<file path="run.sh">
#!/bin/bash
# the make line also repeats each setting of config.mk as NAME=value (left out here)
make -C /OpenROAD-flow-scripts/flow DESIGN_CONFIG=/design/flow/config.mk WORK_HOME=/design/flow/orfs CLKGATE_MAP_FILE= finish
</file>
<file path="config.mk">
export PLATFORM = sky130hd
export DESIGN_NAME = IOTDF
export DESIGN_NICKNAME = IOTDF
export VERILOG_FILES = /design/flow/design.v
export SDC_FILE = /design/flow/constraint.sdc
export NUM_CORES = 4
export LEC_CHECK = 0
export ABC_AREA = 1
export CAP_MARGIN = 30
export CORE_MARGIN = 2
export CORE_UTILIZATION = 71
export CTS_CLUSTER_SIZE = 39
export MAX_ROUTING_LAYER = met4
export PLACE_DENSITY = 0.77
export SLEW_MARGIN = 20
</file>
<file path="constraint.sdc">
create_clock -name core_clock -period 4.01 [get_ports {clk}]
set_input_delay 0.8020 -clock core_clock [delete_from_list [all_inputs] [get_ports {clk}]]
set_output_delay 0.8020 -clock core_clock [all_outputs]
set_load 0.01 [all_outputs]
</file>
<file path="design.v">
`timescale 1ns/10ps
module IOTDF( clk, rst, in_en, iot_in, fn_sel, busy, valid, iot_out);
input        clk;
input        rst;
input        in_en;
input  [7:0] iot_in;
input  [2:0] fn_sel;
output     busy;
output reg valid;
output reg [127:0] iot_out;
parameter GRAY2BIN = 3'b001; 
parameter FIR      = 3'b010; 
reg [9:0] counter;
reg [9:0] counter_delay1;
reg [9:0] counter_delay2;
reg [127:0] iot_data;
reg [127:0] prep_to_out;
reg [127:0] prep_to_output;
reg [127:0] wait_to;
always @(posedge clk or posedge rst) begin
    if(rst) begin
        counter <= 0;
    end else if(in_en) begin
        if (counter == 960) counter <= 0;
        else counter <= counter + 1;
    end else begin
        counter <= counter;
    end 
end
always @(posedge clk or posedge rst) begin
    if(rst) begin
        counter_delay1 <= 0;
        counter_delay2 <= 0;
    end else if(in_en) begin
        counter_delay1 <= counter;
        counter_delay2 <= counter_delay1;
    end else begin
        counter_delay1 <= counter_delay1;
        counter_delay2 <= counter_delay2;
    end
end
always @(posedge clk or posedge rst) begin
    if(rst) begin
        iot_data <= 0;
    end else if(in_en) begin
        iot_data[7:0] <= iot_in;
        iot_data[127:8] <= iot_data[119:0];
    end else begin
        iot_data <= iot_data;
    end
end
always @(posedge clk) begin
    if(!rst && in_en) begin
        wait_to <= iot_data;
    end else begin
        wait_to <= wait_to;
    end
end
integer idx;
always @(*) begin
    if(rst) begin
        prep_to_out = 0;
        prep_to_output = 0;
    end else if(in_en) begin
        if(fn_sel == GRAY2BIN) begin
            if (counter_delay1[3:0] == 15) begin
                prep_to_output = 0;
                prep_to_out[127] = iot_data[127];
                for (idx = 126; idx >= 0; idx = idx - 1) begin
                    prep_to_out[idx] = prep_to_out[idx + 1] ^ iot_data[idx];
                end
            end else begin
                prep_to_out = 0;
                prep_to_output = 0;
            end
        end else if(fn_sel == FIR) begin
            if (counter_delay1[3:0] == 15) begin
                prep_to_out = iot_data;
                prep_to_output = 0;
            end else if (counter_delay2[3:0] == 15) begin
                prep_to_out = wait_to;
                prep_to_output[127:120] = (((prep_to_out[127:120] * 8'd5) >> 3)+ 1) >> 1;
                prep_to_output[119:112] = ((((prep_to_out[119:112] * 8'd5)+(prep_to_out[127:120] * 8'd9)) >> 3)+ 1) >> 1;
                prep_to_output[111:104] = ((((prep_to_out[111:104] * 8'd5)+(prep_to_out[119:112] * 8'd9)+(prep_to_out[127:120] * 8'd2)) >>3)+ 1) >> 1;
                prep_to_output[103:96] = ((((prep_to_out[103:96] * 8'd5)+(prep_to_out[111:104] * 8'd9)+(prep_to_out[119:112] * 8'd2)) >>3)+ 1) >> 1;
                prep_to_output[95:88] = ((((prep_to_out[95:88] * 8'd5)+(prep_to_out[103:96] * 8'd9)+(prep_to_out[111:104] * 8'd2)) >>3)+ 1) >> 1;
                prep_to_output[87:80] = ((((prep_to_out[87:80] * 8'd5)+(prep_to_out[95:88] * 8'd9)+(prep_to_out[103:96] * 8'd2)) >>3)+ 1) >> 1;
                prep_to_output[79:72] = ((((prep_to_out[79:72] * 8'd5)+(prep_to_out[87:80] * 8'd9)+(prep_to_out[95:88] * 8'd2)) >>3)+ 1) >> 1;
                prep_to_output[71:64] = ((((prep_to_out[71:64] * 8'd5)+(prep_to_out[79:72] * 8'd9)+(prep_to_out[87:80] * 8'd2)) >>3)+ 1) >> 1;
                prep_to_output[63:56] = ((((prep_to_out[63:56] * 8'd5)+(prep_to_out[71:64] * 8'd9)+(prep_to_out[79:72] * 8'd2)) >>3)+ 1) >> 1;
                prep_to_output[55:48] = ((((prep_to_out[55:48] * 8'd5)+(prep_to_out[63:56] * 8'd9)+(prep_to_out[71:64] * 8'd2)) >>3)+ 1) >> 1;
                prep_to_output[47:40] = ((((prep_to_out[47:40] * 8'd5)+(prep_to_out[55:48] * 8'd9)+(prep_to_out[63:56] * 8'd2)) >>3)+ 1) >> 1;
                prep_to_output[39:32] = ((((prep_to_out[39:32] * 8'd5)+(prep_to_out[47:40] * 8'd9)+(prep_to_out[55:48] * 8'd2)) >>3)+ 1) >> 1;
                prep_to_output[31:24] = ((((prep_to_out[31:24] * 8'd5)+(prep_to_out[39:32] * 8'd9)+(prep_to_out[47:40] * 8'd2)) >>3)+ 1) >> 1;
                prep_to_output[23:16] = ((((prep_to_out[23:16] * 8'd5)+(prep_to_out[31:24] * 8'd9)+(prep_to_out[39:32] * 8'd2)) >>3)+ 1) >> 1;
                prep_to_output[15:8] = ((((prep_to_out[15:8] * 8'd5)+(prep_to_out[23:16] * 8'd9)+(prep_to_out[31:24] * 8'd2)) >>3)+ 1) >> 1;
                prep_to_output[7:0] = ((((prep_to_out[7:0] * 8'd5)+(prep_to_out[15:8] * 8'd9)+(prep_to_out[23:16] * 8'd2)) >>3)+ 1) >> 1;
            end else begin
                prep_to_out = 0;
                prep_to_output = 0;
            end
        end else begin
            prep_to_out = 0;
            prep_to_output = 0;
        end
    end else begin
        prep_to_out = 0;
        prep_to_output = 0;
    end
end
assign busy = 0;
always @(posedge clk or posedge rst) begin
    if(rst) begin
        valid <= 0;
    end else if(in_en) begin
        case(fn_sel)
            GRAY2BIN: begin
                if (counter_delay1[3:0] == 15) begin
                    valid <= 1;
                end else begin
                    valid <= 0;
                end
            end
            FIR: begin
                if (counter_delay2[3:0] == 15) begin
                    valid <= 1;
                end else begin
                    valid <= 0;
                end
            end
            default: begin
                valid <= 0;
            end
        endcase
    end
end
always @(posedge clk or posedge rst) begin
    if(rst) begin
        iot_out <= 0;
    end else if(in_en) begin
        case(fn_sel)
            GRAY2BIN: begin
                if (counter_delay1[3:0] == 15) begin
                    iot_out <= prep_to_out;
                end
            end
            FIR: begin
                if (counter_delay2[3:0] == 15) begin
                    iot_out <= prep_to_output;
                end 
            end
            default: begin
                iot_out <= 1'b0;
            end
        endcase
    end
end
endmodule
</file>
==> ci_impl_report.md, run 1 <==
### Metrics collected by this job

| Metric | Value |
|---|---|
| Status | did not finish |
| Halt Stage | 4_1_cts |
| Stop err | [ERROR DPL-0033] detailed placement checks failed during check placement. |
| I/O Buffers | 142 |
| Post-synth top cells | inv_1, nand3_1, nand2_1 |
| Mux area share | 0.186% |
| Dominant comb cell | adder cells |
| Dpl hpwl | 84.9 mm |
| Yosys stat area | 0.0363 mm2 |
| Die X | 230 um |
| Post-synth EDFFs | 128 |
| DIE AREA | 0.0529 mm2 |
| I/O Pins | 144 |
| Yosys cell count | 4016 |
| Placed Cells | 5483 |
| RePlAce Congestion | 0.995 |
| Yosys top cell by instances | inv_1 |
| Mapped Nets | 4771 |
| Fa+ha+maj area frac | 31.6% |
| Synth warnings | 1 |
| Post-synth ARST share | 68.2% |
| Die span in y | 230 um |
| Aoi share | 9.47% |
| FP Core Util | 72.1% |
| Netlist cell types | 56 |
| Area of the mapped netlist | 0.0363 mm2 |
| Top-area cell share | 19.0% |
| Core area | 0.0503 mm2 |
| AND/OR/NAND/NOR Cells, Area Fraction | 16.7% |
| Post-Syn Instances | 4016 |
| Xor+xnor area frac | 3.65% |
| Synth flops | 403 |
| Placed Area | 0.0439 mm2 |
| Avg Inst Size Synth | 9.03 um2 |
| Synth Seq Share | 29.6% |
| Placement Rows | 82 |
| Main synth FF type | dfrtp_1 |
| Worst slack, placed | -14050 ps |
| Top cells, area | dfrtp_1, fa_1, ha_1 |
| Cell accounting for the most synthesized area | dfrtp_1 |
## through the flow
stage	TNS (ps)	util, %
after floorplan	-2183070	-
after global placement	-669070	87.2
after detailed placement	-763130	87.2
==> inputs of run 2 (changes only) <==
- ABC_AREA: 1 -> default
- CAP_MARGIN: 30 -> 20
- CTS_CLUSTER_SIZE: 39 -> 33
- MAX_ROUTING_LAYER: met4 -> default
- PLACE_DENSITY: 0.77 -> 0.95
- clock period: 4.01 -> 3.9 ns (I/O delays scaled with it)
==> ci_impl_report.md, run 2 <==
### Metrics collected by this job

| Metric | Value |
|---|---|
| Xor+xnor area frac | 13.1% |
| Die span in y | 227 um |
| Mapped Nets | 3938 |
| Post-synth EDFFs | 128 |
| DIE AREA | 0.0515 mm2 |
| Area of the mapped netlist | 0.0353 mm2 |
| Halt Stage | 4_1_cts |
| Placement Rows | 81 |
| Yosys cell count | 3183 |
| Placed Cells | 4493 |
| Avg Inst Size Synth | 11.1 um2 |
| Synth flops | 403 |
| Core area | 0.0491 mm2 |
| I/O Buffers | 142 |
| Top-area cell share | 19.5% |
| Mux area share | 4.37% |
| FP Core Util | 72.0% |
| Netlist cell types | 57 |
| AND/OR/NAND/NOR Cells, Area Fraction | 5.17% |
| Cell accounting for the most synthesized area | dfrtp_1 |
| Aoi share | 7.93% |
| Dpl hpwl | 100 mm |
| Yosys top cell by instances | inv_1 |
| I/O Pins | 144 |
| Stop err | [ERROR DPL-0033] detailed placement checks failed during check placement. |
| Post-synth ARST share | 68.2% |
| Post-Syn Instances | 3183 |
| Synth warnings | 1 |
| RePlAce Congestion | 1.03 |
| Die X | 227 um |
| Synth Seq Share | 30.4% |
| Status | did not finish |
| Yosys stat area | 0.0353 mm2 |
| Main synth FF type | dfrtp_1 |
| Top cells, area | dfrtp_1, fa_1, ha_1 |
| Dominant comb cell | adder cells |
| Post-synth top cells | inv_1, ha_1, fa_1 |
| Fa+ha+maj area frac | 32.5% |
[run 2: per-stage QoR]
| stage | instance area, um2 | worst slack [ps] |
|---|---|---|
| global placement | 42400 | -510 |
| floorplan | 36000 | -2180 |
| detailed placement | 42400 | -930 |
==> inputs of run 3 (changes only) <==
- CORE_UTILIZATION: 71 -> 65
- CTS_CLUSTER_SIZE: 33 -> 54
- HOLD_SLACK_MARGIN: default -> -0.08
- PLACE_DENSITY: 0.95 -> 0.6
- SETUP_SLACK_MARGIN: default -> -0.38
- TNS_END_PERCENT: default -> 5
- clock period: 3.9 -> 6.66 ns (I/O delays scaled with it)
==> ci_impl_report.md, run 3 <==
### Metrics collected by this job

| Metric | Value |
|---|---|
| Status | finished clean |
| Worst slack, placed | 1610 ps |
| Setup crit start | wait_to[124] |
| Mapped Nets | 3938 |
| PostCTS Resize Cnt | 0 |
| Total Routing Usage GR | 32.8% |
| I/O Buffers | 142 |
| CTS Buf Count | 46 |
| Setup Buffers After CTS | 0 |
| Worst path depth | 18 |
| Maximum fanout along the worst path | 8 |
| Minimum clock period | 5170 ps |
| DIE AREA | 0.0562 mm2 |
| Max cap viols | 0 |
| Hold_sp | iot_data[125] |
| Hold path depth | 0 |
| Reg-to-reg startpoint | wait_to[124] |
| Fa+ha+maj area frac | 32.5% |
| Max Clk Rate | 194 MHz |
| Insertion Delay late pin | 590 ps |
| Drt pass-1 iters | 7 |
| Number of setup violations in the final report | 0 |
| Synth Seq Share | 30.4% |
| Transition time of the tightest slew-check pin | 913 ps |
| Antenna violations before repair | 0 |
| FF-to-FF setup slack | 1490 ps |
| Netlist cell types | 57 |
| Avg Inst Size Synth | 11.1 um2 |
| Sink Count | 403 |
| Post-route setup TNS | 0 ps |
| Area of the mapped netlist | 0.0353 mm2 |
| CP Cell Sequence | ha_1, ha_1, inv_1, fa_1, fa_1, inv_1, ha_1, inv_1, o21bai_1, a21oi_1, o21bai_1, a21o_1, a21oi_1, a21boi_0, o21a_1, or4_1, a21oi_1, o22a_1 |
| I/O Pins | 144 |
| Synth flops | 403 |
| Die X | 237 um |
| Aoi share | 7.93% |
| Die span in y | 237 um |
| Req. time, crit path | 7170 ps |
| Cell family with most CP delay | AND-OR/OR-AND gates |
| Hold WS | 480 ps |
| Clock transition at path regs | 70 ps |
| Yosys stat area | 0.0353 mm2 |
| HP Class | flip-flop to flip-flop |
| Post-Syn Instances | 3183 |
| FF-to-FF End | iot_out[119] |
| Layout overhead on the synthesized area | 10.9% |
| CTS root buffer | clkbuf_16 |
| Placement Rows | 85 |
| Fin worst setup slack | 1490 ps |
| Unrepaired setup endpoints after global routing | false |
| Final Hold Fails | 0 |
| Fin crit share | 77.6% |
| H-tree depth | 2 |
| WHS Endpoint | wait_to[125] |
| Dpl hpwl | 68.0 mm |
| CP max-delay cell | a21oi_1 |
| Initial detailed-routing violation count | 1444 |
| AND/OR/NAND/NOR Cells, Area Fraction | 5.17% |
| Worst setup EP type | flip-flop |
| Total grt overflow | 0 |
| Dominant comb cell | adder cells |
| DRT Wirelength | 88.4 mm |
| # diodes | 0 |
| FP Core Util | 65.7% |
| Yosys cell count | 3183 |
| Nets | 4076 |
| Core area | 0.0537 mm2 |
| Critical path arrival | 5680 ps |
| RePlAce Congestion | 0.916 |
| Relative slew slack | 38.7% |
| Drt wl/cell | 21.8 um |
| Post-synth EDFFs | 128 |
| Deepest clock path buffer count | 3 |
| Largest net degree at the start of global routing | 185 |
| Clk_skew | 22.2 ps |
| Buf/Inv on CP | 3 |
| Xor+xnor area frac | 13.1% |
| Post-synth top cells | inv_1, ha_1, fa_1 |
| DR vias | 23775 |
| Mux area share | 4.37% |
| Yosys top cell by instances | inv_1 |
| Main synth FF type | dfrtp_1 |
| CTS tree | done |
| Reg2Reg Depth | 18 |
| Vias per std cell | 5.86 |
| Top-area cell share | 19.5% |
| Number of global-route vias before repair | 25588 |
| Top cells, area | dfrtp_1, fa_1, ha_1 |
| Startpoint Class | flip-flop |
| Cell accounting for the most synthesized area | dfrtp_1 |
| Finished Layout Cells | 4054 |
| WS Path Type | flip-flop to flip-flop |
| Final Slew Violations | 0 |
| Final ANT Viol Nets | 0 |
| Post-synth ARST share | 68.2% |
| Placed Cells | 3968 |
| First-pass GRT wire length | 141 mm |
| # DRC | 0 |
| Synth warnings | 1 |
| Max incr delay on CP | 530 ps |
| Worst setup endpoint | iot_out[119] |
| Hold buffers post-CTS | 0 |
| Tool Warnings | 34 |
[run 3: layer usage]
layer  global-route usage, %  up-vias  wire length [um]  share of wire (%)
li1                        -    10886                 -                  -
met1                    44.5    12043             38400                 43
met2                    54.7      664             42300                 48
met3                    4.92      182              4780                5.4
met4                    10.2        0              2870                3.3
met5                       0        -                 0                  0
[run 3: cell type report]
cell class	instances	area (um2)
Clock buffer	63	1310
Fill cell	3872	14500
Tap cell	696	871
Timing Repair Buffer	160	1630
Sequential cell	403	10700
Multi-Input combinational cell	2162	22300
Clock inverter	22	270
Inverter	548	2060
[run 3: through the flow]
step	util (%)	instance area [um2]
2_1_floorplan	-	35300
3_3_place_gp	69.9	37600
3_5_place_dp	69.9	37600
4_1_cts	72.9	39100
5_1_grt	72.9	39200
6_report	72.9	39200
==> inputs of run 4 (changes only) <==
- CORE_UTILIZATION: 65 -> 71
- CTS_CLUSTER_DIAMETER: default -> 27
- CTS_CLUSTER_SIZE: 54 -> 36
- HOLD_SLACK_MARGIN: -0.08 -> default
- MAX_ROUTING_LAYER: default -> met4
- PLACE_DENSITY: 0.6 -> default
- PLACE_DENSITY_LB_ADDON: default -> 0.29
- SETUP_SLACK_MARGIN: -0.38 -> 1.16
- TNS_END_PERCENT: 5 -> default
- clock period: 6.66 -> 4.41 ns (I/O delays scaled with it)
==> ci_impl_report.md, run 4 <==
### Metrics collected by this job

| Metric | Value |
|---|---|
| Status | did not finish |
| Yosys cell count | 3183 |
| Top-area cell share | 19.5% |
| Halt Stage | 5_1_grt |
| Deepest clock path buffer count | 3 |
| Cell accounting for the most synthesized area | dfrtp_1 |
| Xor+xnor area frac | 13.1% |
| Aoi share | 7.93% |
| RePlAce Congestion | 0.957 |
| Netlist cell types | 57 |
| Main synth FF type | dfrtp_1 |
| Mux area share | 4.37% |
| Synth Seq Share | 30.4% |
| Post-synth ARST share | 68.2% |
| Placement Rows | 81 |
| I/O Pins | 144 |
| Placed Cells | 4124 |
| Yosys stat area | 0.0353 mm2 |
| Post-synth top cells | inv_1, ha_1, fa_1 |
| AND/OR/NAND/NOR Cells, Area Fraction | 5.17% |
| Total Routing Usage GR | 75.4% |
| Core area | 0.0491 mm2 |
| Avg Inst Size Synth | 11.1 um2 |
| Sink Count | 403 |
| Total grt overflow | 7 |
| Die X | 227 um |
| Dpl hpwl | 72.9 mm |
| I/O Buffers | 142 |
| Worst slack, placed | -146 ps |
| Dominant comb cell | adder cells |
| CTS root buffer | clkbuf_16 |
| Stop err | [ERROR GRT-0232] Routing congestion too high. Check the congestion heatmap in the GUI. |
| Top cells, area | dfrtp_1, fa_1, ha_1 |
| FP Core Util | 72.0% |
| Area of the mapped netlist | 0.0353 mm2 |
| CTS Buf Count | 95 |
| DIE AREA | 0.0515 mm2 |
| Synth flops | 403 |
| Die span in y | 227 um |
| Yosys top cell by instances | inv_1 |
| Post-Syn Instances | 3183 |
| Synth warnings | 1 |
| Mapped Nets | 3938 |
| Fa+ha+maj area frac | 32.5% |
| Post-synth EDFFs | 128 |
| H-tree depth | 3 |
run 4: metrics by stage:
stage               TNS [ps]  hold WS [ps]  cell area, um2
CTS                    -31.7           487           45700
detailed placement     -1280           464           39700
global placement        -371           459           39700
floorplan            -108930           444           36000
run 4: layer usage:
layer  overflow  track usage, %
met1          0            74.6
met5          -               -
met4          5            71.0
met2          2            90.8
met3          0            59.3
run 4: what timing repair did:
action	in CTS
setup endpoints to repair	120
setup buffers	139
resized	308
endpoints found under the hold margin	0
hold buffers	0
pin swaps	287
==> inputs of run 5 (changes only) <==
- CORE_UTILIZATION: 71 -> 66
- CTS_CLUSTER_DIAMETER: 27 -> 41
- CTS_CLUSTER_SIZE: 36 -> default
- MAX_ROUTING_LAYER: met4 -> default
- PLACE_DENSITY_LB_ADDON: 0.29 -> default
- SETUP_SLACK_MARGIN: 1.16 -> 1.52
- clock period: 4.41 -> 9.13 ns (I/O delays scaled with it)
==> ci_impl_report.md, run 5 <==
### Metrics collected by this job

| Metric | Value |
|---|---|
| CTS Buf Count | 61 |
| DIE AREA | 0.0553 mm2 |
| Seq. cell area | 0.0107 mm2 |
| Reg2Reg Depth | 18 |
| Initial detailed-routing violation count | 1388 |
| Mapped Nets | 3938 |
| Dominant comb cell | adder cells |
| Antenna violations before repair | 1 |
| Xor+xnor area frac | 13.1% |
| First-pass GRT wire length | 142 mm |
| Area of the mapped netlist | 0.0353 mm2 |
| Req. time, crit path | 9640 ps |
| HP Class | flip-flop to flip-flop |
| Status | finished clean |
| Post-route setup TNS | 0 ps |
| Tool Warnings | 29 |
| # DRC | 0 |
| AND/OR/NAND/NOR Cells, Area Fraction | 5.17% |
| Insertion Delay late pin | 630 ps |
| Yosys top cell by instances | inv_1 |
| Post-synth EDFFs | 128 |
| Worst setup endpoint | iot_out[118] |
| Yosys stat area | 0.0353 mm2 |
| FF-to-FF End | iot_out[118] |
| Setup crit start | wait_to[114] |
| CTS root buffer | clkbuf_16 |
| Post-Syn Instances | 3183 |
| Hold path depth | 0 |
| Top-area cell share | 19.5% |
| Die span in y | 235 um |
| Fill count | 3606 |
| Post-synth ARST share | 68.2% |
| Critical path arrival | 5590 ps |
| Synth warnings | 1 |
| RePlAce Congestion | 0.916 |
| Reg-to-reg startpoint | wait_to[114] |
| Setup Buffers After CTS | 0 |
| Netlist cell types | 57 |
| Placed Area | 0.0375 mm2 |
| Worst path depth | 18 |
| DR vias | 23992 |
| Aoi share | 7.93% |
| Maximum fanout along the worst path | 8 |
| Max incr delay on CP | 520 ps |
| H-tree depth | 2 |
| Dpl hpwl | 67.2 mm |
| Top cells, area | dfrtp_1, fa_1, ha_1 |
| Fin crit share | 55.7% |
| Final ANT Viol Nets | 0 |
| Fa+ha+maj area frac | 32.5% |
| Minimum clock period | 5090 ps |
| Relative slew slack | 25.9% |
| Core area | 0.0528 mm2 |
| Cell area after layout | 0.0396 mm2 |
| DRT Wirelength | 88.5 mm |
| FF-to-FF setup slack | 4040 ps |
| Cell family with most CP delay | AND-OR/OR-AND gates |
| Mux area share | 4.37% |
| Nets | 4087 |
| Combinational Area | 0.0223 mm2 |
| # diodes | 0 |
| Hold buffers post-CTS | 0 |
| Total grt overflow | 0 |
| Buf/Inv on CP | 3 |
| Drt pass-1 iters | 7 |
| WS Path Type | flip-flop to flip-flop |
| CTS tree | done |
| Avg Inst Size Synth | 11.1 um2 |
| Synth flops | 403 |
| Clk_skew | 21.6 ps |
| CP Cell Sequence | ha_1, ha_1, inv_1, fa_1, fa_1, inv_1, ha_1, inv_1, o21bai_1, a21oi_1, o21bai_1, a21o_1, a21oi_1, o21ai_0, a221oi_1, xor2_1, o21ai_0, a22o_1 |
| Sink Count | 403 |
| I/O Buffers | 142 |
| Placement Rows | 84 |
| Max Clk Rate | 197 MHz |
| Hold_sp | iot_data[125] |
| Unrepaired setup endpoints after global routing | false |
| Clock transition at path regs | 60 ps |
| FP Core Util | 66.9% |
| Drt wl/cell | 21.7 um |
| Number of setup violations in the final report | 0 |
| WHS Endpoint | wait_to[125] |
| Die X | 235 um |
| PostCTS Resize Cnt | 0 |
| Startpoint Class | flip-flop |
| Layout overhead on the synthesized area | 12.2% |
| Main synth FF type | dfrtp_1 |
| Number of global-route vias before repair | 25903 |
| Yosys cell count | 3183 |
| Post-synth top cells | inv_1, ha_1, fa_1 |
| I/O Pins | 144 |
| Total Routing Usage GR | 33.1% |
| Transition time of the tightest slew-check pin | 1110 ps |
| Worst setup EP type | flip-flop |
| Cell accounting for the most synthesized area | dfrtp_1 |
| Deepest clock path buffer count | 3 |
| Vias per std cell | 5.89 |
| Largest net degree at the start of global routing | 82 |
| Final Hold Fails | 0 |
| Final Slew Violations | 0 |
| Synth Seq Share | 30.4% |
| CP max-delay cell | edfxtp_1 |
| Max cap viols | 0 |
## run 5: per-layer routing
layer	wire (um)	GRT usage (%)	vias to the layer above
li1	-	-	10943
met3	5510	5.87	175
met1	37300	43.8	12183
met2	42800	55.5	689
met4	2960	11.2	2
met5	13	0	-
## run 5: layout make-up
class / instances / share of cell area, %
multi-input combinational: 2162 / 56.3
timing repair buffer: 156 / 3.89
clock inverter: 46 / 1.23
tap: 688 / 2.17
clock buffer: 70 / 4.10
sequential: 403 / 27.1
inverter: 548 / 5.20
## run 5: stage by stage
step / setup WS, ps / util, % / std cells / hold WS [ps]
2_1_floorplan: 2000 / - / 3183 / 444
3_3_place_gp: 3890 / 71.0 / 3956 / 454
3_5_place_dp: 3790 / 71.0 / 3956 / 472
4_1_cts: 4060 / 75.0 / 4072 / 485
5_1_grt: 3580 / 75.1 / 4073 / 504
6_report: 4040 / 75.1 / 4073 / 485
==> inputs of run 6 (changes only) <==
- CORE_UTILIZATION: 66 -> 69
- CTS_CLUSTER_DIAMETER: 41 -> default
- CTS_CLUSTER_SIZE: default -> 97
- PLACE_DENSITY: default -> 0.36
- SETUP_SLACK_MARGIN: 1.52 -> default
- TNS_END_PERCENT: default -> 10
- clock period: 9.13 -> 7.91 ns (I/O delays scaled with it)
==> ci_impl_report.md, run 6 <==
### Metrics collected by this job

| Metric | Value |
|---|---|
| Status | finished clean |
| Total Routing Usage GR | 34.8% |
| Insertion Delay late pin | 600 ps |
| Worst setup endpoint | iot_out[119] |
| Hold_sp | iot_out[21] |
| Mux area share | 4.37% |
| FF-to-FF setup slack | 2790 ps |
| Minimum clock period | 5120 ps |
| Max incr delay on CP | 540 ps |
| Core area | 0.0504 mm2 |
| Cell accounting for the most synthesized area | dfrtp_1 |
| Number of setup violations in the final report | 0 |
| Fin crit share | 64.7% |
| Largest net degree at the start of global routing | 96 |
| Antenna violations before repair | 0 |
| Area of the mapped netlist | 0.0353 mm2 |
| Deepest clock path buffer count | 3 |
| CP Cell Sequence | ha_1, ha_1, inv_1, fa_1, fa_1, inv_1, ha_1, inv_1, o21bai_1, a21oi_1, o21bai_1, a21o_1, a21oi_1, mux2i_1, o22ai_1, or4_1, a21oi_1, o22a_1 |
| FF-to-FF End | iot_out[119] |
| CTS root buffer | clkbuf_16 |
| Req. time, crit path | 8430 ps |
| Clock transition at path regs | 60 ps |
| Placement Rows | 82 |
| Final Slew Violations | 0 |
| I/O Pins | 144 |
| # diodes | 0 |
| DIE AREA | 0.0530 mm2 |
| Die span in y | 230 um |
| Buf/Inv on CP | 3 |
| I/O Buffers | 142 |
| Worst path depth | 18 |
| CP max-delay cell | or4_1 |
| Cell family with most CP delay | adder cells |
| Yosys stat area | 0.0353 mm2 |
| Reg2Reg Depth | 18 |
| Finished Layout Cells | 4026 |
| RePlAce Congestion | 0.934 |
| Transition time of the tightest slew-check pin | 1120 ps |
| Post-synth EDFFs | 128 |
| WS Path Type | flip-flop to flip-flop |
| Relative slew slack | 25.0% |
| DR vias | 24173 |
| Startpoint Class | flip-flop |
| Sink Count | 403 |
| AND/OR/NAND/NOR Cells, Area Fraction | 5.17% |
| Max cap viols | 0 |
| Setup Buffers After CTS | 0 |
| H-tree depth | 2 |
| Reg-to-reg startpoint | wait_to[114] |
| Fa+ha+maj area frac | 32.5% |
| Final ANT Viol Nets | 0 |
| Top cells, area | dfrtp_1, fa_1, ha_1 |
| Hold WS | 504 ps |
| FP Core Util | 70.1% |
| WHS Endpoint | iot_out[21] |
| Critical path arrival | 5640 ps |
| Netlist cell types | 57 |
| HP Class | flip-flop to flip-flop |
| Mapped Nets | 3938 |
| CTS Buf Count | 45 |
| Post-Syn Instances | 3183 |
| Initial detailed-routing violation count | 1534 |
| Max Clk Rate | 195 MHz |
| Yosys cell count | 3183 |
| Placed Cells | 3943 |
| Main synth FF type | dfrtp_1 |
| Synth warnings | 1 |
| Post-synth ARST share | 68.2% |
| Yosys top cell by instances | inv_1 |
| Hold path depth | 1 |
| Xor+xnor area frac | 13.1% |
| Total grt overflow | 0 |
| Worst setup EP type | flip-flop |
| DRT Wirelength | 88.6 mm |
| Drt pass-1 iters | 7 |
| Top-area cell share | 19.5% |
| Synth flops | 403 |
| Post-synth top cells | inv_1, ha_1, fa_1 |
| Drt wl/cell | 22.0 um |
| Fill count | 3409 |
| Vias per std cell | 6.00 |
| Synth Seq Share | 30.4% |
| Nets | 4074 |
| Dpl hpwl | 67.4 mm |
| Maximum fanout along the worst path | 8 |
| Final Hold Fails | 0 |
| Setup crit start | wait_to[114] |
| PostCTS Resize Cnt | 0 |
| Dominant comb cell | adder cells |
| Aoi share | 7.93% |
| # DRC | 0 |
| Number of global-route vias before repair | 26107 |
| Layout overhead on the synthesized area | 10.2% |
| Avg Inst Size Synth | 11.1 um2 |
| Clk_skew | 27.3 ps |
| Die X | 230 um |
| CTS tree | done |
| First-pass GRT wire length | 142 mm |
| Tool Warnings | 30 |
| Hold buffers post-CTS | 0 |
| Unrepaired setup endpoints after global routing | false |
[run 6: per-stage QoR]
stage,util (%),setup slack [ps],cell area (um2),setup TNS (ps)
4_1_cts,77.2,2800,38900,0
2_1_floorplan,-,-816,35300,-104440
3_3_place_gp,74.4,2860,37500,0
3_5_place_dp,74.4,2670,37500,0
6_report,77.2,2790,38900,0
5_1_grt,77.2,2490,38900,0
[run 6: final cells by class]
cell class	instances	area, um2	share of cell area (%)
Multi-Input combinational cell	2162	22300	57.3
Timing Repair Buffer	159	1570	4.04
Clock buffer	57	1230	3.17
Sequential cell	403	10700	27.6
Clock inverter	25	185	0.476
Inverter	548	2060	5.30
Tap cell	672	841	2.16
[run 6: layer usage]
layer	part of all wire, %	global-route usage (%)	wire, um	vias to the layer above
met3	6.3	4.69	5620	222
met4	3.8	12.8	3400	0
met1	41	46.2	36200	12245
li1	-	-	-	10863
met5	0	0	0	-
met2	49	58.8	43400	843
==> inputs of run 7 (changes only) <==
- ABC_AREA: default -> 1
- CELL_PAD_IN_SITES_DETAIL_PLACEMENT: default -> 0
- CORE_ASPECT_RATIO: default -> 1.6
- CORE_MARGIN: 2 -> 5
- CORE_UTILIZATION: 69 -> 57
- CTS_CLUSTER_DIAMETER: default -> 192
- CTS_CLUSTER_SIZE: 97 -> 11
- GPL_ROUTABILITY_DRIVEN: default -> 1
- GPL_TIMING_DRIVEN: default -> 1
- HOLD_SLACK_MARGIN: default -> -0.0
- MAX_ROUTING_LAYER: default -> met4
- PLACE_DENSITY: 0.36 -> default
- PLACE_DENSITY_LB_ADDON: default -> 0.0
- SLEW_MARGIN: 20 -> 0
- TNS_END_PERCENT: 10 -> default
- clock period: 7.91 -> 4.04 ns (I/O delays scaled with it)
==> ci_impl_report.md, run 7 <==
### Metrics collected by this job

| Metric | Value |
|---|---|
| Status | complete, but fails checks |
| Violated checks | setup timing |
| I/O Pins | 144 |
| Nets | 5717 |
| Unrepaired setup endpoints after global routing | true |
| Final Slew Violations | 0 |
| FF-to-FF End | iot_out[1] |
| Placed Area | 0.0445 mm2 |
| CTS root buffer | clkbuf_16 |
| WS Path Type | flip-flop to flip-flop |
| Insertion Delay late pin | 610 ps |
| Number of global-route vias before repair | 34259 |
| CP max-delay cell | dfrtp_1 |
| Max incr delay on CP | 430 ps |
| Transition time of the tightest slew-check pin | 949 ps |
| Synth flops | 403 |
| Dominant comb cell | adder cells |
| Post-synth top cells | inv_1, nand3_1, nand2_1 |
| Drt pass-1 iters | 6 |
| Max cap viols | 0 |
| RePlAce Congestion | 0.926 |
| Clock transition at path regs | 60 ps |
| Mux area share | 0.186% |
| Hold buffers post-CTS | 0 |
| Maximum fanout along the worst path | 4 |
| Minimum clock period | 18170 ps |
| Fin worst setup slack | -14130 ps |
| FF-to-FF setup slack | -14130 ps |
| Post-Syn Instances | 4016 |
| Antenna violations before repair | 2 |
| Die X | 209 um |
| Hold path depth | 2 |
| Fin crit share | 450% |
| Placement Rows | 117 |
| Finished Layout Cells | 5828 |
| AND/OR/NAND/NOR Cells, Area Fraction | 16.7% |
| Buf/Inv on CP | 2 |
| FP Core Util | 57.2% |
| Fill count | 3993 |
| Mapped Nets | 4771 |
| DR vias | 33339 |
| Final ANT Viol Nets | 0 |
| Synth Seq Share | 29.6% |
| Top-area cell share | 19.0% |
| Yosys cell count | 4016 |
| HP Class | flip-flop to flip-flop |
| Cell mode on critical path | nand3_4 |
| Fa+ha+maj area frac | 31.6% |
| Setup crit start | iot_data[127] |
| Worst path depth | 169 |
| Req. time, crit path | 4530 ps |
| I/O Buffers | 142 |
| Max Clk Rate | 55.0 MHz |
| Reg2Reg Depth | 169 |
| Relative slew slack | 36.2% |
| Worst slack, placed | -13860 ps |
| Drt wl/cell | 21.1 um |
| Post-route setup TNS | -778160 ps |
| Yosys stat area | 0.0363 mm2 |
| Cell family with most CP delay | simple AND/OR/NAND/NOR gates |
| Post-synth ARST share | 68.2% |
| Placed Cells | 5692 |
| Cell area after layout | 0.0513 mm2 |
| Tool Warnings | 32 |
| Clk_skew | 20.6 ps |
| Core area | 0.0634 mm2 |
| Sink Count | 403 |
| Die span in y | 329 um |
| Post-synth EDFFs | 128 |
| Avg Inst Size Synth | 9.03 um2 |
| CTS tree | done |
| # DRC | 0 |
| DIE AREA | 0.0689 mm2 |
| Total Routing Usage GR | 33.9% |
| Layout overhead on the synthesized area | 41.6% |
| Yosys top cell by instances | inv_1 |
| Reg-to-reg startpoint | iot_data[127] |
| CTS Buf Count | 42 |
| Critical path arrival | 18670 ps |
| Startpoint Class | flip-flop |
| Top cells, area | dfrtp_1, fa_1, ha_1 |
| WHS Endpoint | iot_out[110] |
| DRT Wirelength | 123 mm |
| Initial detailed-routing violation count | 2034 |
| Worst setup endpoint | iot_out[1] |
| Area of the mapped netlist | 0.0363 mm2 |
| Deepest clock path buffer count | 3 |
| Hold_sp | iot_out[110] |
| Number of setup violations in the final report | 116 |
| Worst setup EP type | flip-flop |
| Cell accounting for the most synthesized area | dfrtp_1 |
| Aoi share | 9.47% |
| H-tree depth | 2 |
| Largest net degree at the start of global routing | 121 |
| Xor+xnor area frac | 3.65% |
| First-pass GRT wire length | 179 mm |
| Total grt overflow | 0 |
| Main synth FF type | dfrtp_1 |
| Vias per std cell | 5.72 |
| Dpl hpwl | 87.8 mm |
| Synth warnings | 1 |
| Netlist cell types | 56 |
| Final Hold Fails | 0 |
[run 7: routing by layer]
layer  track usage [%]  share of wire, %  vias to the layer above
met4              17.9               7.3                        0
met1              35.9                34                    16368
met3              3.24               4.4                      511
met5                 -                 0                        -
li1                  -                 -                    15238
met2              62.4                54                     1222
[run 7: stage by stage]
stage	util, %	hold slack, ps
6_report	81.0	481
5_1_grt	81.0	503
4_1_cts	74.7	481
3_5_place_dp	70.2	465
3_3_place_gp	70.2	460
2_1_floorplan	-	447
[run 7: layout make-up]
| type | instances | area, um2 | share of cell area [%] |
|---|---|---|---|
| multi-input cells | 2778 | 27400 | 53.4 |
| flip-flops and latches | 403 | 10700 | 20.9 |
| repair buffers | 983 | 8020 | 15.6 |
| inverters | 754 | 2840 | 5.53 |
| clock buffers | 75 | 1240 | 2.41 |
| well taps | 833 | 1040 | 2.03 |
| clock inverters | 1 | 30.0 | 0.0585 |
| diodes | 1 | 2.50 | 0.00488 |
[run 7: timing repair]
| action | in CTS | in global routing |
|---|---|---|
| resized | 296 | 621 |
| endpoints found under the setup margin | 115 | 118 |
| pin swaps | 32 | 193 |
| buffers inserted | 17 | 55 |
==> inputs of run 8 (changes only) <==
- CELL_PAD_IN_SITES_DETAIL_PLACEMENT: 0 -> default
- CORE_ASPECT_RATIO: 1.6 -> default
- CORE_MARGIN: 5 -> 2
- CORE_UTILIZATION: 57 -> 71
- CTS_CLUSTER_DIAMETER: 192 -> default
- CTS_CLUSTER_SIZE: 11 -> 13
- GPL_ROUTABILITY_DRIVEN: 1 -> default
- GPL_TIMING_DRIVEN: 1 -> default
- HOLD_SLACK_MARGIN: -0.0 -> default
- PLACE_DENSITY: default -> 0.79
- PLACE_DENSITY_LB_ADDON: 0.0 -> default
- SLEW_MARGIN: 0 -> 20
- clock period: 4.04 -> 4.41 ns (I/O delays scaled with it)
==> ci_impl_report.md, run 8 <==
### Metrics collected by this job

| Metric | Value |
|---|---|
| Stop err | [ERROR GRT-0116] Global routing finished with congestion. Check the congestion regions in the DRC Viewer. |
| Placement Rows | 82 |
| I/O Buffers | 142 |
| Mux area share | 0.186% |
| Netlist cell types | 56 |
| Area of the mapped netlist | 0.0363 mm2 |
| Post-synth EDFFs | 128 |
| Placed Area | 0.0428 mm2 |
| FP Core Util | 72.1% |
| Dpl hpwl | 81.0 mm |
| Aoi share | 9.47% |
| Yosys stat area | 0.0363 mm2 |
| Top-area cell share | 19.0% |
| RePlAce Congestion | 0.991 |
| H-tree depth | 2 |
| CTS root buffer | clkbuf_16 |
| Core area | 0.0503 mm2 |
| Post-synth top cells | inv_1, nand3_1, nand2_1 |
| Dominant comb cell | adder cells |
| CTS Buf Count | 47 |
| AND/OR/NAND/NOR Cells, Area Fraction | 16.7% |
| Total grt overflow | 13 |
| DIE AREA | 0.0529 mm2 |
| Halt Stage | 5_1_grt |
| Placed Cells | 5343 |
| Sink Count | 403 |
| Post-Syn Instances | 4016 |
| Xor+xnor area frac | 3.65% |
| Cell accounting for the most synthesized area | dfrtp_1 |
| Synth Seq Share | 29.6% |
| Synth warnings | 1 |
| Main synth FF type | dfrtp_1 |
| Hold buffers post-CTS | 0 |
| Fa+ha+maj area frac | 31.6% |
| Synth flops | 403 |
| Yosys cell count | 4016 |
| Post-synth ARST share | 68.2% |
| Die X | 230 um |
| Top cells, area | dfrtp_1, fa_1, ha_1 |
| Deepest clock path buffer count | 3 |
| Status | did not finish |
| I/O Pins | 144 |
| Total Routing Usage GR | 78.9% |
| Mapped Nets | 4771 |
| Yosys top cell by instances | inv_1 |
| Die span in y | 230 um |
| Avg Inst Size Synth | 9.03 um2 |
run 8: metal layers:
layer,GRT overflow,GRT usage (%)
met5,-,-
met4,6,74.3
met3,5,62.7
met2,2,93.9
met1,0,78.5
run 8: repair_timing:
item                       in CTS
resized                       694
buffers inserted               68
pin swaps                     109
setup endpoints to repair     109
run 8: through the flow:
step / hold WS (ps) / setup WS (ps)
after CTS: 482 / -12170
after detailed placement: 466 / -13460
after global placement: 458 / -12170
after floorplan: 447 / -10710
==> inputs of run 9 (changes only) <==
- CAP_MARGIN: 20 -> 15
- CELL_PAD_IN_SITES_DETAIL_PLACEMENT: default -> 0
- CELL_PAD_IN_SITES_GLOBAL_PLACEMENT: default -> 3
- CORE_ASPECT_RATIO: default -> 1.29
- CORE_MARGIN: 2 -> 5
- CORE_UTILIZATION: 71 -> 24
- CTS_CLUSTER_DIAMETER: default -> 304
- CTS_CLUSTER_SIZE: 13 -> default
- HOLD_SLACK_MARGIN: default -> -0.03
- MAX_ROUTING_LAYER: met4 -> default
- MIN_ROUTING_LAYER: default -> met2
- PLACE_DENSITY: 0.79 -> default
- PLACE_DENSITY_LB_ADDON: default -> 0.14
- SETUP_SLACK_MARGIN: default -> 0.64
- clock period: 4.41 -> 3.17 ns (I/O delays scaled with it)
==> ci_impl_report.md, run 9 <==
### Metrics collected by this job

| Metric | Value |
|---|---|
| CTS Buf Count | 55 |
| Post-synth top cells | inv_1, nand3_1, nand2_1 |
| Critical path arrival | 17840 ps |
| First-pass GRT wire length | 209 mm |
| Reg-to-reg startpoint | iot_data[127] |
| Number of global-route vias before repair | 51455 |
| DR vias | 44027 |
| Final Hold Fails | 0 |
| Dpl hpwl | 110 mm |
| Top cells, area | dfrtp_1, fa_1, ha_1 |
| Cell mode on critical path | nand3_4 |
| Fill count | 15344 |
| Max incr delay on CP | 410 ps |
| Drt pass-1 iters | 6 |
| Number of setup violations in the final report | 120 |
| Initial detailed-routing violation count | 3685 |
| Synth Seq Share | 29.6% |
| Relative slew slack | 52.4% |
| Layout overhead on the synthesized area | 53.0% |
| # DRC | 0 |
| Final ANT Viol Nets | 0 |
| Clock transition at path regs | 70 ps |
| Yosys cell count | 4016 |
| Total grt overflow | 0 |
| Total Routing Usage GR | 25.9% |
| DIE AREA | 0.159 mm2 |
| Deepest clock path buffer count | 3 |
| Sink Count | 403 |
| H-tree depth | 2 |
| Synth warnings | 1 |
| Fa+ha+maj area frac | 31.6% |
| Post-route setup TNS | -825690 ps |
| Startpoint Class | flip-flop |
| CP max-delay cell | dfrtp_1 |
| Worst path depth | 171 |
| Insertion Delay late pin | 670 ps |
| Post-synth EDFFs | 128 |
| Netlist cell types | 56 |
| Antenna violations before repair | 0 |
| Clk_skew | 29.2 ps |
| Seq. cell area | 0.0107 mm2 |
| Fin worst setup slack | -14070 ps |
| AND/OR/NAND/NOR Cells, Area Fraction | 16.7% |
| Hold_sp | counter_delay1[3] |
| Post-Syn Instances | 4016 |
| Mux area share | 0.186% |
| Req. time, crit path | 3770 ps |
| Area of the mapped netlist | 0.0363 mm2 |
| Dominant comb cell | adder cells |
| Xor+xnor area frac | 3.65% |
| Hold path depth | 2 |
| Avg Inst Size Synth | 9.03 um2 |
| Worst setup endpoint | iot_out[1] |
| Fin crit share | 544% |
| Combinational Area | 0.0277 mm2 |
| CTS root buffer | clkbuf_16 |
| Worst setup EP type | flip-flop |
| Status | complete, but fails checks |
| Die X | 352 um |
| Minimum clock period | 17240 ps |
| Nets | 5957 |
| Vias per std cell | 6.10 |
| Unrepaired setup endpoints after global routing | true |
| Aoi share | 9.47% |
| Drt wl/cell | 19.6 um |
| CTS tree | done |
| Maximum fanout along the worst path | 4 |
| Buf/Inv on CP | 1 |
| HP Class | flip-flop to flip-flop |
| Cell family with most CP delay | simple AND/OR/NAND/NOR gates |
| Placement Rows | 162 |
| I/O Buffers | 142 |
| Die span in y | 451 um |
| Synth flops | 403 |
| Largest net degree at the start of global routing | 140 |
| Top-area cell share | 19.0% |
| WHS Endpoint | counter_delay2[3] |
| FP Core Util | 24.1% |
| Setup crit start | iot_data[127] |
| Reg2Reg Depth | 171 |
| Core area | 0.151 mm2 |
| Max Clk Rate | 58.0 MHz |
| Violated checks | setup timing |
| Yosys top cell by instances | inv_1 |
| Main synth FF type | dfrtp_1 |
| Cell accounting for the most synthesized area | dfrtp_1 |
| Mapped Nets | 4771 |
| RePlAce Congestion | 0.813 |
| Tool Warnings | 36 |
| WS Path Type | flip-flop to flip-flop |
| Yosys stat area | 0.0363 mm2 |
| DRT Wirelength | 141 mm |
| Max cap viols | 0 |
| FF-to-FF setup slack | -14070 ps |
| Final Slew Violations | 0 |
| FF-to-FF End | iot_out[1] |
| Post-synth ARST share | 68.2% |
| Transition time of the tightest slew-check pin | 714 ps |
| I/O Pins | 144 |
[run 9: cell type report]
type | instances | area share [%]
clock buffers | 71 | 2.75
clock inverters | 31 | 0.609
well taps | 1968 | 4.44
flip-flops and latches | 403 | 19.3
inverters | 754 | 5.12
repair buffers | 1210 | 17.8
multi-input cells | 2778 | 50.0
diodes | 1 | 0.00451
[run 9: metal layers]
layer	wire [um]	global-route usage (%)	up-vias
met5	318	1.31	-
met4	4550	2.46	8
met3	51700	32.9	388
met2	84800	34.4	11361
met1	0	-	16611
li1	-	-	15659
[run 9: what timing repair did]
action,CTS,global route
setup buffers,5,55
pin swaps,27,167
hold buffers,0,0
endpoints found under the setup margin,130,128
resized,243,748
[run 9: through the flow]
stage	hold WS (ps)	cell area [um2]	setup WS [ps]	cells	util [%]
2_1_floorplan	447	36300	-11950	4016	-
3_3_place_gp	470	47700	-14290	7053	31.7
3_5_place_dp	466	47700	-14990	7053	31.7
4_1_cts	442	50700	-14300	7160	33.7
5_1_grt	503	55500	-15360	7215	36.8
6_report	474	55500	-14070	7216	36.8
==> inputs of run 10 (changes only) <==
- ABC_AREA: 1 -> default
- CAP_MARGIN: 15 -> 20
- CELL_PAD_IN_SITES_DETAIL_PLACEMENT: 0 -> default
- CELL_PAD_IN_SITES_GLOBAL_PLACEMENT: 3 -> default
- CORE_ASPECT_RATIO: 1.29 -> default
- CORE_MARGIN: 5 -> 2
- CORE_UTILIZATION: 24 -> 29
- CTS_CLUSTER_DIAMETER: 304 -> default
- HOLD_SLACK_MARGIN: -0.03 -> default
- MIN_ROUTING_LAYER: met2 -> default
- PLACE_DENSITY: default -> 0.6
- PLACE_DENSITY_LB_ADDON: 0.14 -> default
- SETUP_SLACK_MARGIN: 0.64 -> default
- clock period: 3.17 -> 14.7 ns (I/O delays scaled with it)
==> ci_impl_report.md, run 10 <==
### Metrics collected by this job

| Metric | Value |
|---|---|
| Status | finished clean |
| Top-area cell share | 19.5% |
| CTS root buffer | clkbuf_16 |
| Main synth FF type | dfrtp_1 |
| Reg-to-reg startpoint | iot_data[125] |
| Max cap viols | 0 |
| Hold buffers post-CTS | 0 |
| Synth Seq Share | 30.4% |
| Initial detailed-routing violation count | 1594 |
| Largest net degree at the start of global routing | 102 |
| Number of global-route vias before repair | 23521 |
| FF-to-FF End | iot_out[42] |
| WS Path Type | input pin to flip-flop |
| Insertion Delay late pin | 560 ps |
| Dpl hpwl | 74.7 mm |
| Vias per std cell | 4.65 |
| Setup crit start | fn_sel[0] |
| FP Core Util | 29.1% |
| Final core utilization | 32.9% |
| Mux area share | 4.37% |
| Reg2Reg Depth | 12 |
| Tool Warnings | 29 |
| RePlAce Congestion | 0.835 |
| # diodes | 0 |
| WHS Endpoint | wait_to[125] |
| Transition time of the tightest slew-check pin | 1110 ps |
| Clock transition at path regs | 70 ps |
| CP max-delay cell | buf_4 |
| Cell accounting for the most synthesized area | dfrtp_1 |
| Worst setup endpoint | iot_out[7] |
| Total Routing Usage GR | 15.3% |
| Hold_sp | iot_data[125] |
| Hold WS | 491 ps |
| Yosys top cell by instances | inv_1 |
| H-tree depth | 2 |
| Max incr delay on CP | 760 ps |
| Relative slew slack | 25.5% |
| Post-synth top cells | inv_1, ha_1, fa_1 |
| Total grt overflow | 0 |
| Minimum clock period | 5660 ps |
| Post-synth ARST share | 68.2% |
| Top cells, area | dfrtp_1, fa_1, ha_1 |
| CP Cell Sequence | clkdlybuf4s50_1, nand2b_1, nor2b_1, a31oi_1, o21a_4, buf_4, nand2_1, nor2_1, a211o_1 |
| Aoi share | 7.93% |
| Unrepaired setup endpoints after global routing | false |
| Layout overhead on the synthesized area | 13.0% |
| Mapped Nets | 3938 |
| First-pass GRT wire length | 147 mm |
| Post-Syn Instances | 3183 |
| Final Hold Fails | 0 |
| Drt wl/cell | 19.3 um |
| DR vias | 23084 |
| Hold path depth | 0 |
| I/O Pins | 144 |
| AND/OR/NAND/NOR Cells, Area Fraction | 5.17% |
| Avg Inst Size Synth | 11.1 um2 |
| Setup Buffers After CTS | 0 |
| Die X | 353 um |
| Placed Area | 0.0386 mm2 |
| Buf/Inv on CP | 2 |
| Antenna violations before repair | 3 |
| Max Clk Rate | 177 MHz |
| Yosys cell count | 3183 |
| Final ANT Viol Nets | 0 |
| CTS Buf Count | 39 |
| DIE AREA | 0.125 mm2 |
| Startpoint Class | input pin |
| I/O Buffers | 142 |
| Xor+xnor area frac | 13.1% |
| Dominant comb cell | adder cells |
| Cell area after layout | 0.0399 mm2 |
| FF-to-FF setup slack | 9570 ps |
| Deepest clock path buffer count | 3 |
| Number of setup violations in the final report | 0 |
| Critical path arrival | 6160 ps |
| Worst path depth | 9 |
| Cell family with most CP delay | buffers and inverters |
| Placement Rows | 128 |
| Fin crit share | 38.5% |
| Core area | 0.121 mm2 |
| Nets | 4062 |
| Post-route setup TNS | 0 ps |
| Maximum fanout along the worst path | 71 |
| Area of the mapped netlist | 0.0353 mm2 |
| Synth flops | 403 |
| CTS tree | done |
| HP Class | flip-flop to flip-flop |
| Fa+ha+maj area frac | 32.5% |
| Netlist cell types | 57 |
| PostCTS Resize Cnt | 0 |
| Synth warnings | 1 |
| Post-synth EDFFs | 128 |
| Clk_skew | 22.1 ps |
| # DRC | 0 |
| Req. time, crit path | 15200 ps |
| Die span in y | 353 um |
| Yosys stat area | 0.0353 mm2 |
| Worst setup EP type | flip-flop |
| Sink Count | 403 |
| DRT Wirelength | 95.5 mm |
| Drt pass-1 iters | 5 |
| Final Slew Violations | 0 |
==> run 10: area by class of cell <==
cell class              instances  area [um2]
clock buffers                  59        1110
multi-input cells            2162       22300
well taps                    1625        2030
fillers                     12236       81400
inverters                     548        2060
flip-flops and latches        403       10700
repair buffers                153        1510
clock inverters                13         143
==> run 10: metrics by stage <==
step           setup slack, ps  std cells
3_3_place_gp              8620       4891
4_1_cts                   9100       4963
6_report                  9040       4963
2_1_floorplan             4140       3183
3_5_place_dp              8540       4891
5_1_grt                   8760       4963
==> run 10: routing by layer <==
| metal | vias to the layer above | share of wire (%) | GRT usage [%] |
|---|---|---|---|
| li1 | 10859 | - | - |
| met1 | 11539 | 47 | 22.2 |
| met2 | 600 | 44 | 23.7 |
| met3 | 82 | 7.4 | 3.56 |
| met4 | 4 | 1.4 | 2.37 |
| met5 | - | 0.028 | 0 |
==> inputs of run 11 (changes only) <==
- CORE_UTILIZATION: 29 -> 40
- GPL_ROUTABILITY_DRIVEN: default -> 1
- PLACE_DENSITY: 0.6 -> default
- PLACE_DENSITY_LB_ADDON: default -> 0.26
- SETUP_SLACK_MARGIN: default -> 0.2
- TNS_END_PERCENT: default -> 20
- clock period: 14.7 -> 3.93 ns (I/O delays scaled with it)
==> ci_impl_report.md, run 11 <==
### Metrics collected by this job

| Metric | Value |
|---|---|
| Status | complete, but fails checks |
| Violated checks | setup timing |
| CP Cell Sequence | ha_2, inv_2, fa_1, fa_1, inv_1, fa_1, ha_4, a21oi_2, nor2_1, nor2_1, o21bai_1, a21oi_2, o21bai_1, a21oi_2, xor2_2, nor3_2, xnor3_1, a2bb2oi_1, o21ai_1 |
| Hold_sp | iot_out[45] |
| Insertion Delay late pin | 620 ps |
| Transition time of the tightest slew-check pin | 909 ps |
| Top-area cell share | 19.5% |
| Die span in y | 301 um |
| Yosys stat area | 0.0353 mm2 |
| Hold path depth | 1 |
| Relative slew slack | 39.4% |
| Worst setup endpoint | iot_out[111] |
| Core area | 0.0872 mm2 |
| Clock transition at path regs | 60 ps |
| Req. time, crit path | 4470 ps |
| Drt pass-1 iters | 4 |
| Setup crit start | wait_to[115] |
| Yosys cell count | 3183 |
| AND/OR/NAND/NOR Cells, Area Fraction | 5.17% |
| Startpoint Class | flip-flop |
| Worst path depth | 19 |
| CP max-delay cell | fa_1 |
| Post-synth ARST share | 68.2% |
| Sink Count | 403 |
| Max incr delay on CP | 530 ps |
| Antenna violations before repair | 1 |
| Drt wl/cell | 18.6 um |
| Buf/Inv on CP | 2 |
| H-tree depth | 2 |
| FF-to-FF setup slack | -400 ps |
| DR vias | 25744 |
| Mux area share | 4.37% |
| Maximum fanout along the worst path | 4 |
| Final Slew Violations | 0 |
| Final ANT Viol Nets | 0 |
| Critical path arrival | 4870 ps |
| DIE AREA | 0.0906 mm2 |
| FF-to-FF End | iot_out[111] |
| Dominant comb cell | adder cells |
| Nets | 4775 |
| Netlist cell types | 57 |
| Largest net degree at the start of global routing | 150 |
| Tool Warnings | 36 |
| Vias per std cell | 4.94 |
| Reg-to-reg startpoint | wait_to[115] |
| Fin crit share | 110% |
| Placed Area | 0.0428 mm2 |
| Reg2Reg Depth | 19 |
| Number of global-route vias before repair | 26867 |
| First-pass GRT wire length | 151 mm |
| Worst setup EP type | flip-flop |
| Final Hold Fails | 0 |
| Yosys top cell by instances | inv_1 |
| Hold buffers post-CTS | 0 |
| # DRC | 0 |
| Xor+xnor area frac | 13.1% |
| WS Path Type | flip-flop to flip-flop |
| Die X | 301 um |
| Top cells, area | dfrtp_1, fa_1, ha_1 |
| Clk_skew | 43.9 ps |
| Dpl hpwl | 74.8 mm |
| FP Core Util | 40.5% |
| CTS root buffer | clkbuf_16 |
| Max Clk Rate | 231 MHz |
| Avg Inst Size Synth | 11.1 um2 |
| Cell accounting for the most synthesized area | dfrtp_1 |
| CTS tree | done |
| Main synth FF type | dfrtp_1 |
| I/O Buffers | 142 |
| Number of setup violations in the final report | 72 |
| Fin worst setup slack | -401 ps |
| RePlAce Congestion | 0.891 |
| Initial detailed-routing violation count | 1133 |
| Post-synth EDFFs | 128 |
| Synth warnings | 1 |
| Synth Seq Share | 30.4% |
| Unrepaired setup endpoints after global routing | true |
| Area of the mapped netlist | 0.0353 mm2 |
| Total Routing Usage GR | 21.6% |
| Finished Layout Cells | 5216 |
| Cell area after layout | 0.0479 mm2 |
| Fa+ha+maj area frac | 32.5% |
| Deepest clock path buffer count | 3 |
| Placement Rows | 108 |
| DRT Wirelength | 97.1 mm |
| Mapped Nets | 3938 |
| Cell family with most CP delay | adder cells |
| Post-synth top cells | inv_1, ha_1, fa_1 |
| Minimum clock period | 4330 ps |
| WHS Endpoint | iot_out[45] |
| Layout overhead on the synthesized area | 35.6% |
| Placed Cells | 5034 |
| Post-Syn Instances | 3183 |
| Aoi share | 7.93% |
| HP Class | flip-flop to flip-flop |
| Total grt overflow | 0 |
| I/O Pins | 144 |
| Max cap viols | 0 |
| CTS Buf Count | 48 |
| Synth flops | 403 |
[run 11: timing repair]
| item | in CTS | in global routing |
|---|---|---|
| gates cloned | 0 | 0 |
| setup endpoints to repair | 116 | 118 |
| pin swaps | 314 | 192 |
| buffers inserted | 70 | 21 |
| gates resized | 321 | 199 |
[run 11: per-layer routing]
| metal | wire, um | global-route usage [%] | vias up |
|---|---|---|---|
| met5 | 0 | 0 | - |
| met4 | 2880 | 6.82 | 0 |
| met3 | 3860 | 2.80 | 126 |
| met2 | 46200 | 35.4 | 452 |
| met1 | 44100 | 29.7 | 12878 |
| li1 | - | - | 12288 |
[run 11: layout make-up]
class / count / area, um2
Antenna cell: 1 / 2.50
Clock buffer: 60 / 1310
Clock inverter: 30 / 253
Fill cell: 7417 / 39300
Inverter: 548 / 2070
Multi-Input combinational cell: 2162 / 24900
Sequential cell: 403 / 10700
Tap cell: 1155 / 1450
Timing Repair Buffer: 857 / 7160
[run 11: through the flow]
step / util [%] / setup slack [ps] / hold WS, ps / setup TNS [ps]
floorplan: - / -2160 / 444 / -432350
global placement: 49.1 / -619 / 465 / -26140
detailed placement: 49.1 / -618 / 476 / -29120
CTS: 53.4 / -442 / 490 / -16220
global route: 54.9 / -615 / 510 / -31680
finish: 54.9 / -401 / 488 / -15090
==> inputs of run 12 (changes only) <==
- ABC_AREA: default -> 1
- CAP_MARGIN: 20 -> 15
- CELL_PAD_IN_SITES_DETAIL_PLACEMENT: default -> 0
- CELL_PAD_IN_SITES_GLOBAL_PLACEMENT: default -> 1
- CORE_ASPECT_RATIO: default -> 0.81
- CORE_MARGIN: 2 -> 5
- CTS_CLUSTER_DIAMETER: default -> 380
- HOLD_SLACK_MARGIN: default -> 0.02
- MIN_ROUTING_LAYER: default -> met1
- PLACE_DENSITY_LB_ADDON: 0.26 -> 0.14
- SETUP_SLACK_MARGIN: 0.2 -> 0.64
- TNS_END_PERCENT: 20 -> default
- clock period: 3.93 -> 3.08 ns (I/O delays scaled with it)
==> ci_impl_report.md, run 12 <==
### Metrics collected by this job

| Metric | Value |
|---|---|
| Sink Count | 403 |
| CP max-delay cell | dfrtp_2 |
| Total grt overflow | 0 |
| Dominant comb cell | adder cells |
| Vias per std cell | 4.99 |
| RePlAce Congestion | 0.880 |
| WHS Endpoint | counter_delay2[3] |
| Fa+ha+maj area frac | 31.6% |
| FP Core Util | 40.3% |
| Die span in y | 281 um |
| Antenna violations before repair | 2 |
| Clock transition at path regs | 60 ps |
| Final Hold Fails | 0 |
| Req. time, crit path | 3630 ps |
| Largest net degree at the start of global routing | 147 |
| Aoi share | 9.47% |
| Worst path depth | 170 |
| Critical path arrival | 18200 ps |
| Top cells, area | dfrtp_1, fa_1, ha_1 |
| Cell family with most CP delay | simple AND/OR/NAND/NOR gates |
| Yosys top cell by instances | inv_1 |
| DIE AREA | 0.0968 mm2 |
| Placement Rows | 99 |
| CTS Buf Count | 51 |
| Reg-to-reg startpoint | iot_data[127] |
| Avg Inst Size Synth | 9.03 um2 |
| Clk_skew | 34.3 ps |
| Layout overhead on the synthesized area | 46.9% |
| Max cap viols | 0 |
| Startpoint Class | flip-flop |
| Status | complete, but fails checks |
| Insertion Delay late pin | 630 ps |
| Yosys stat area | 0.0363 mm2 |
| Post-synth ARST share | 68.2% |
| Buf/Inv on CP | 2 |
| First-pass GRT wire length | 180 mm |
| I/O Pins | 144 |
| Nets | 5875 |
| Area of the mapped netlist | 0.0363 mm2 |
| FF-to-FF setup slack | -14570 ps |
| FF-to-FF End | iot_out[0] |
| Cell area after layout | 0.0532 mm2 |
| Deepest clock path buffer count | 3 |
| Initial detailed-routing violation count | 1855 |
| Drt wl/cell | 18.8 um |
| I/O Buffers | 142 |
| Mux area share | 0.186% |
| Worst setup EP type | flip-flop |
| # DRC | 0 |
| Yosys cell count | 4016 |
| Main synth FF type | dfrtp_1 |
| Reg2Reg Depth | 170 |
| Cell accounting for the most synthesized area | dfrtp_1 |
| Mapped Nets | 4771 |
| Post-synth EDFFs | 128 |
| Number of setup violations in the final report | 124 |
| Fin crit share | 573% |
| Top-area cell share | 19.0% |
| Dpl hpwl | 90.7 mm |
| Hold WS | 477 ps |
| Xor+xnor area frac | 3.65% |
| Final Slew Violations | 0 |
| Relative slew slack | 47.1% |
| Max incr delay on CP | 450 ps |
| Worst setup endpoint | iot_out[0] |
| WS Path Type | flip-flop to flip-flop |
| DRT Wirelength | 120 mm |
| Tool Warnings | 34 |
| Drt pass-1 iters | 5 |
| Synth Seq Share | 29.6% |
| Synth warnings | 1 |
| CTS root buffer | clkbuf_16 |
| Fin worst setup slack | -14570 ps |
| Setup crit start | iot_data[127] |
| HP Class | flip-flop to flip-flop |
| Minimum clock period | 17650 ps |
| Max Clk Rate | 56.7 MHz |
| Number of global-route vias before repair | 31560 |
| Hold_sp | counter_delay1[3] |
| Netlist cell types | 56 |
| Transition time of the tightest slew-check pin | 793 ps |
| Die X | 344 um |
| Core area | 0.0901 mm2 |
| CTS tree | done |
| Final ANT Viol Nets | 0 |
| # diodes | 0 |
| Post-Syn Instances | 4016 |
| Unrepaired setup endpoints after global routing | true |
| Maximum fanout along the worst path | 4 |
| Synth flops | 403 |
| Total Routing Usage GR | 23.7% |
| Cell mode on critical path | nand3_4 |
| Post-synth top cells | inv_1, nand3_1, nand2_1 |
| DR vias | 31835 |
| AND/OR/NAND/NOR Cells, Area Fraction | 16.7% |
| Hold path depth | 2 |
| H-tree depth | 2 |
| Violated checks | setup timing |
| Placed Area | 0.0461 mm2 |
## run 12: routing by layer
metal | share of wire [%] | vias to the layer above | GRT usage [%]
li1 | - | 15594 | -
met2 | 44 | 612 | 35.5
met5 | 0.011 | - | 0
met3 | 5.0 | 139 | 3.93
met4 | 1.9 | 2 | 4.29
met1 | 49 | 15488 | 36.4
## run 12: per-stage QoR
step | TNS (ps) | util, % | cells | setup WS (ps)
after floorplan | -2588270 | - | 4016 | -12040
after global placement | -805120 | 51.2 | 6209 | -13780
after detailed placement | -869870 | 51.2 | 6209 | -14770
after CTS | -843590 | 54.0 | 6313 | -14210
after global routing | -937260 | 59.1 | 6374 | -15660
final | -861070 | 59.1 | 6374 | -14570
## run 12: layout make-up
| cell class | count | area [um2] |
|---|---|---|
| Clock buffer | 74 | 1450 |
| Clock inverter | 21 | 203 |
| Fill cell | 7804 | 36800 |
| Inverter | 754 | 2840 |
| Multi-Input combinational cell | 2778 | 27300 |
| Sequential cell | 403 | 10700 |
| Tap cell | 1212 | 1520 |
| Timing Repair Buffer | 1132 | 9230 |
## run 12: repair_timing
action	CTS	global route
hold buffers	0	0
pin swaps	7	220
gates resized	173	720
endpoints found under the setup margin	127	127
buffers inserted	9	61
